Setup of run 1:
## CPU
module CPU(clk, reset, memory_in, memory_addr, memory_out, memory_write);
	parameter WORD_SIZE = 16, ALU_OP_SIZE = 3, REG_ADDR_SIZE = 3;
	input clk, reset;
	input [WORD_SIZE-1:0] memory_in;
	output [WORD_SIZE-1:0] memory_addr, memory_out;
	output memory_write;
	wire mem_out_mux;
	wire [1:0] ALU_in2_mux, PC_mux, memory_addr_mux, data_in_mux;
	wire reg_buff1_write, reg_buff2_write, status_reg_write, ALU_out_write;
	wire reg_write, PC_write, IR_write;
	wire [4:0] opcode;
	wire [WORD_SIZE-1:0] status_reg;
	control_unit control_unit(clk, reset, ALU_in2_mux, mem_out_mux, PC_mux, memory_addr_mux, data_in_mux,
					 reg_buff1_write, reg_buff2_write, status_reg_write, ALU_out_write,
					 reg_write, PC_write, IR_write, memory_write, opcode, status_reg);
	datapath datapath(clk, ALU_in2_mux, mem_out_mux, PC_mux, memory_addr_mux, data_in_mux,
				reg_buff1_write, reg_buff2_write, status_reg_write, ALU_out_write,
				reg_write, PC_write, IR_write,
				memory_in, memory_addr, memory_out,
				opcode, status_reg);
endmodule
Size in the first run: about 1,600 cells after synthesis, about 220 flip-flops, ~51 I/O pins.
make LEC_CHECK=0 CAP_MARGIN=20 CORE_MARGIN=2 CORE_UTILIZATION=40 SLEW_MARGIN=20 finish   # period 8.47 ns
run.sh (not shown) runs the stock make flow with config.mk's settings and CLKGATE_MAP_FILE=.
In summary, run 1 completed successfully, with a layout that passed the timing, design-rule and antenna checks.
#### Input delta (run 2 over run 1)
diff --git a/flow/config.mk b/flow/config.mk
--- a/flow/config.mk
+++ b/flow/config.mk
@@ -9,3 +9,3 @@
 export CORE_MARGIN = 2
-export CORE_UTILIZATION = 40
+export CORE_UTILIZATION = 58
 export SLEW_MARGIN = 20
==> flow/constraint.sdc <==
create_clock -name core_clock -period 4.7 [get_ports {clk}]
set_input_delay 0.9400 -clock core_clock [delete_from_list [all_inputs] [get_ports {clk}]]
set_output_delay 0.9400 -clock core_clock [all_outputs]
set_load 0.01 [all_outputs]
[summary]
Run 2 completed end to end; final checks failed (negative setup slack).
Overall routed net length: run 2 vs run 1 up about 0.9%
When run 2 is set beside run 1, its relative area of clock buffers and inverters in the final design turns out to be 0.87 points smaller.
Taking run 1 as the reference point, the total non-filler cell area in the finished layout of run 2 rises by about 9%.
Between run 2 and run 1, the fraction of area in registers is lower for run 2.
Comparing run 2 against run 1, there is no change at all in final-report max-slew violation count.
Looking at final cell count across run 2 and run 1, the one that comes out higher is run 1.
The run showing the greater global-route track usage on met2 is run 2.
Input-level comparison between run 3 and run 2:
diff --git a/flow/config.mk b/flow/config.mk
--- a/flow/config.mk
+++ b/flow/config.mk
@@ -9,3 +9,4 @@
 export CORE_MARGIN = 2
-export CORE_UTILIZATION = 58
+export CORE_UTILIZATION = 66
 export SLEW_MARGIN = 20
+export TNS_END_PERCENT = 5
==> flow/constraint.sdc <==
create_clock -name core_clock -period 6.29 [get_ports {clk}]
set_input_delay 1.2580 -clock core_clock [delete_from_list [all_inputs] [get_ports {clk}]]
set_output_delay 1.2580 -clock core_clock [all_outputs]
set_load 0.01 [all_outputs]
==> comparison <==
- Run 3 ran in full, but the layout does not pass; the checks complain about negative setup slack.
- Share of the core filled with cells for run 3 is higher than for run 2.
- Run 3 against run 2: non-clock buffer count went down by 28%; initial core utilization went up by 8.1 points.
- Changes observed in run 3 relative to run 2: hold slack shows a reduction of 22 ps.
- Compared with run 2, run 3 shows count of cell instances traversed by the critical path that has gone up by a few percent.
- Compared run 3 vs run 2, and post-placement worst setup slack is up in run 3.
- On floorplan core area, run 3 does better than run 2.

---

Starting RTL as in the previous note.
Design CPU, start of the top module:
module CPU(clk, reset, memory_in, memory_addr, memory_out, memory_write);
export LEC_CHECK = 0
export ABC_AREA = 1
export CAP_MARGIN = 0
export CELL_PAD_IN_SITES_GLOBAL_PLACEMENT = 0
export CORE_MARGIN = 2
export CORE_UTILIZATION = 72
export GPL_TIMING_DRIVEN = 1
export SETUP_SLACK_MARGIN = 2.25
export SLEW_MARGIN = 20
export TNS_END_PERCENT = 35
create_clock -name core_clock -period 11.0 [get_ports {clk}]
The baseline went through all stages and came out clean.
Then changed:
==> flow/config.mk (replaced) <==
export PLATFORM = sky130hd
export DESIGN_NAME = CPU
export DESIGN_NICKNAME = CPU
export VERILOG_FILES = /design/flow/design.v
export SDC_FILE = /design/flow/constraint.sdc
export NUM_CORES = 4
export LEC_CHECK = 0
export CAP_MARGIN = 20
export CORE_MARGIN = 2
export CORE_UTILIZATION = 40
export SLEW_MARGIN = 20
==> flow/constraint.sdc (replaced) <==
create_clock -name core_clock -period 10.0 [get_ports {clk}]
set_input_delay 2.0000 -clock core_clock [delete_from_list [all_inputs] [get_ports {clk}]]
set_output_delay 2.0000 -clock core_clock [all_outputs]
set_load 0.01 [all_outputs]
The changed run produced a clean layout; register-to-register slack gets worse by 1.3 ns; maximum frequency falls by a few percent; synthesized area decreases by a few percent; via count goes down by a quarter to a third; die size came out higher by well over a third.
Then changed:
--- a/flow/config.mk
+++ b/flow/config.mk
@@ -9,3 +9,7 @@
 export CORE_MARGIN = 2
-export CORE_UTILIZATION = 40
+export CORE_UTILIZATION = 66
+export MAX_ROUTING_LAYER = met4
+export PLACE_DENSITY_LB_ADDON = 0.01
+export SETUP_SLACK_MARGIN = 1.87
 export SLEW_MARGIN = 20
+export TNS_END_PERCENT = 5
==> flow/constraint.sdc (replaced) <==
create_clock -name core_clock -period 6.29 [get_ports {clk}]
set_input_delay 1.2580 -clock core_clock [delete_from_list [all_inputs] [get_ports {clk}]]
set_output_delay 1.2580 -clock core_clock [all_outputs]
set_load 0.01 [all_outputs]
After rerunning:
- With this change the flow produced a layout that fails on negative setup slack
- routed wire length climbs by roughly a tenth
- flip-flop count stays the same
- worst setup slack got worse by 2.2 ns
- clock skew rises by 0.025 ns
- design area came out higher by a few percent
- sequential share of layout area falls by 1.3 points
- hold slack degrades by 0.016 ns
Then changed:
==> flow/config.mk (replaced) <==
export PLATFORM = sky130hd
export DESIGN_NAME = CPU
export DESIGN_NICKNAME = CPU
export VERILOG_FILES = /design/flow/design.v
export SDC_FILE = /design/flow/constraint.sdc
export NUM_CORES = 4
export LEC_CHECK = 0
export CAP_MARGIN = 40
export CORE_MARGIN = 2
export CORE_UTILIZATION = 72
export CTS_CLUSTER_DIAMETER = 147
export MAX_ROUTING_LAYER = met4
export PLACE_DENSITY = 0.66
export SETUP_SLACK_MARGIN = -0.53
export SLEW_MARGIN = 20
==> flow/constraint.sdc (replaced) <==
create_clock -name core_clock -period 5.8 [get_ports {clk}]
set_input_delay 1.1600 -clock core_clock [delete_from_list [all_inputs] [get_ports {clk}]]
set_output_delay 1.1600 -clock core_clock [all_outputs]
set_load 0.01 [all_outputs]
Outcome: With this change the flow never finished: it broke off in global routing (GRT-0232). Synthesized cell count does not change. Die size fell by 8.1%. Synthesized area is unchanged.
Then changed:
==> flow/config.mk (replaced) <==
export PLATFORM = sky130hd
export DESIGN_NAME = CPU
export DESIGN_NICKNAME = CPU
export VERILOG_FILES = /design/flow/design.v
export SDC_FILE = /design/flow/constraint.sdc
export NUM_CORES = 4
export LEC_CHECK = 0
export CAP_MARGIN = 20
export CELL_PAD_IN_SITES_DETAIL_PLACEMENT = 2
export CORE_MARGIN = 2
export CORE_UTILIZATION = 40
export SETUP_SLACK_MARGIN = 1.84
export SLEW_MARGIN = 20
export TNS_END_PERCENT = 40
==> flow/constraint.sdc (replaced) <==
create_clock -name core_clock -period 10.0 [get_ports {clk}]
set_input_delay 2.0000 -clock core_clock [delete_from_list [all_inputs] [get_ports {clk}]]
set_output_delay 2.0000 -clock core_clock [all_outputs]
set_load 0.01 [all_outputs]
Effect: The changed run produced a clean layout. Die area grows by 78%. Synthesized area is unchanged. Synthesized cell count stays the same.

---

Starting RTL as in the previous note.
// CPU
module CPU(clk, reset, memory_in, memory_addr, memory_out, memory_write);
clock: 10.0 ns
lec_check: 0
cap_margin: 10
cell_pad_in_sites_detail_placement: 2
cell_pad_in_sites_global_placement: 3
core_aspect_ratio: 1.37
core_margin: 8
core_utilization: 40
cts_cluster_diameter: 82
gpl_routability_driven: 0
hold_slack_margin: -0.02
setup_slack_margin: 1.84
slew_margin: 20
tns_end_percent: 75
The baseline ran to the end with no violations.
==> next run, changes <==
Settings changed: ABC_AREA set to 1, CAP_MARGIN 10 to 20, CELL_PAD_IN_SITES_DETAIL_PLACEMENT 2 to not set, CELL_PAD_IN_SITES_GLOBAL_PLACEMENT 3 to not set, CORE_ASPECT_RATIO 1.37 to not set, CORE_MARGIN 8 to 2, CORE_UTILIZATION 40 to 72, CTS_CLUSTER_DIAMETER 82 to not set, GPL_ROUTABILITY_DRIVEN 0 to not set, HOLD_SLACK_MARGIN -0.02 to not set, PLACE_DENSITY set to 0.37, SETUP_SLACK_MARGIN 1.84 to 0.39, TNS_END_PERCENT 75 to not set.
Clock period 10.0 ns to 1.53 ns, I/O delays scaled along.
With this change the flow died in 4_1_cts. Die size came out lower by 48%. Synthesized area came out higher by 3.1%. Synthesized cell count came out higher by about 34%.
==> next run, changes <==
Settings changed: CAP_MARGIN 20 to 0, CELL_PAD_IN_SITES_GLOBAL_PLACEMENT set to 0, GPL_TIMING_DRIVEN set to 1, PLACE_DENSITY 0.37 to not set, SETUP_SLACK_MARGIN 0.39 to 2.22, TNS_END_PERCENT set to 35.
Clock period 1.53 ns to 11.0 ns, I/O delays scaled along.
Outcome:
- With this change the flow completed with no timing, DRC or antenna violations
- die size stays the same
- synthesized cell count is unchanged
- area after synthesis stays the same
==> next run, changes <==
Settings changed: CAP_MARGIN 0 to 20, CELL_PAD_IN_SITES_GLOBAL_PLACEMENT 0 to not set, CORE_ASPECT_RATIO set to 0.88, CTS_CLUSTER_DIAMETER set to 94, CTS_CLUSTER_SIZE set to 86, GPL_TIMING_DRIVEN 1 to not set, PLACE_DENSITY set to 0.37, SETUP_SLACK_MARGIN 2.22 to 0.39, TNS_END_PERCENT 35 to not set.
Clock period 11.0 ns to 1.53 ns, I/O delays scaled along.
What happened:
- Now the flow did not get past 4_1_cts
- area after synthesis stays the same
- die size is about the same
- synthesized cell count is unchanged

---

CPU again, from the RTL that the note above started with.
==> flow/config.mk <==
export PLATFORM = sky130hd
export DESIGN_NAME = CPU
export DESIGN_NICKNAME = CPU
export VERILOG_FILES = /design/flow/design.v
export SDC_FILE = /design/flow/constraint.sdc
export NUM_CORES = 4
export LEC_CHECK = 0
export CAP_MARGIN = 20
export CELL_PAD_IN_SITES_GLOBAL_PLACEMENT = 0
export CORE_MARGIN = 2
export CORE_UTILIZATION = 69
export CTS_CLUSTER_SIZE = 36
export GPL_TIMING_DRIVEN = 1
export PLACE_DENSITY = 0.66
export SETUP_SLACK_MARGIN = 0.47
export SLEW_MARGIN = 20
export TNS_END_PERCENT = 35
==> flow/constraint.sdc <==
create_clock -name core_clock -period 6.67 [get_ports {clk}]
set_input_delay 1.3340 -clock core_clock [delete_from_list [all_inputs] [get_ports {clk}]]
set_output_delay 1.3340 -clock core_clock [all_outputs]
set_load 0.01 [all_outputs]
The first run completed and failed the layout checks on negative setup slack.
Then changed:
- CELL_PAD_IN_SITES_GLOBAL_PLACEMENT: 0 -> default
- CORE_UTILIZATION: 69 -> 40
- CTS_CLUSTER_SIZE: 36 -> default
- GPL_TIMING_DRIVEN: 1 -> default
- PLACE_DENSITY: 0.66 -> default
- SETUP_SLACK_MARGIN: 0.47 -> default
- TNS_END_PERCENT: 35 -> default
- clock period: 6.67 -> 7.47 ns (I/O delays scaled with it)
What happened: The changed run finished with timing, DRC and antenna clean; first-iteration DRC count came out lower by 49%; setup slack gets better by 0.53 ns; worst hold slack gets worse by 0.011 ns; global-route usage came out lower by 24 points; final area came out lower by 0.68%; synthesized area does not change; non-clock buffer count came out lower by 34.
Then changed:
- CORE_UTILIZATION: 40 -> 26
- clock period: 7.47 -> 8.47 ns (I/O delays scaled with it)
Effect:
- final area increases by 0.56%
- via count shrinks by 1.6%
- global-route usage came out lower by 10 points
- utilization goes down by 16 points
- area after synthesis does not change
- synthesized cell count stays the same
- setup slack improved by 0.42 ns
Then changed:
- ABC_AREA: default -> 1
- CAP_MARGIN: 20 -> 5
- CELL_PAD_IN_SITES_GLOBAL_PLACEMENT: default -> 0
- CORE_UTILIZATION: 26 -> 72
- GPL_TIMING_DRIVEN: default -> 1
- SETUP_SLACK_MARGIN: default -> 2.3
- TNS_END_PERCENT: default -> 35
- clock period: 8.47 -> 11.0 ns (I/O delays scaled with it)
The changed run produced a clean layout.
Wire length came out higher by 16%.
Clock skew came out higher by 0.016 ns.
Die size came out lower by 62%.
Area after synthesis came out higher by 3.1%.
Via count came out higher by 34%.
Global-route usage came out higher by 35 points.

---

Starting RTL as in the previous note.
clock: 5.85 ns
lec_check: 0
cap_margin: 20
cell_pad_in_sites_detail_placement: 2
cell_pad_in_sites_global_placement: 0
core_aspect_ratio: 1.34
core_margin: 4
core_utilization: 52
cts_cluster_size: 74
gpl_routability_driven: 1
gpl_timing_driven: 1
hold_slack_margin: 0.14
min_routing_layer: met1
place_density_lb_addon: 0.05
setup_slack_margin: 0.47
slew_margin: 5
tns_end_percent: 85
The baseline did not get past detailed placement with DPL-0033.
Next try:
==> flow/config.mk (replaced) <==
export PLATFORM = sky130hd
export DESIGN_NAME = CPU
export DESIGN_NICKNAME = CPU
export VERILOG_FILES = /design/flow/design.v
export SDC_FILE = /design/flow/constraint.sdc
export NUM_CORES = 4
export LEC_CHECK = 0
export ABC_AREA = 1
export CAP_MARGIN = 0
export CELL_PAD_IN_SITES_GLOBAL_PLACEMENT = 0
export CORE_MARGIN = 2
export CORE_UTILIZATION = 72
export GPL_TIMING_DRIVEN = 1
export SETUP_SLACK_MARGIN = 2.3
export SLEW_MARGIN = 20
export TNS_END_PERCENT = 35
==> flow/constraint.sdc (replaced) <==
create_clock -name core_clock -period 11.0 [get_ports {clk}]
set_input_delay 2.2000 -clock core_clock [delete_from_list [all_inputs] [get_ports {clk}]]
set_output_delay 2.2000 -clock core_clock [all_outputs]
set_load 0.01 [all_outputs]
The changed run ran to the end with no violations.
Die size falls by 28%.
Synthesized area goes up by 3.1%.
Synthesized cell count grows by 34%.
Next try:
--- a/flow/config.mk
+++ b/flow/config.mk
@@ -7,9 +7,10 @@
 export LEC_CHECK = 0
 export ABC_AREA = 1
-export CAP_MARGIN = 0
+export CAP_MARGIN = 20
 export CELL_PAD_IN_SITES_GLOBAL_PLACEMENT = 0
 export CORE_MARGIN = 2
 export CORE_UTILIZATION = 72
 export GPL_TIMING_DRIVEN = 1
+export HOLD_SLACK_MARGIN = 0.29
 export SETUP_SLACK_MARGIN = 2.3
 export SLEW_MARGIN = 20
=> Synthesized cell count is unchanged; setup slack is unchanged; via count is unchanged; area after synthesis is unchanged; non-clock buffer count is unchanged; wire length does not change.
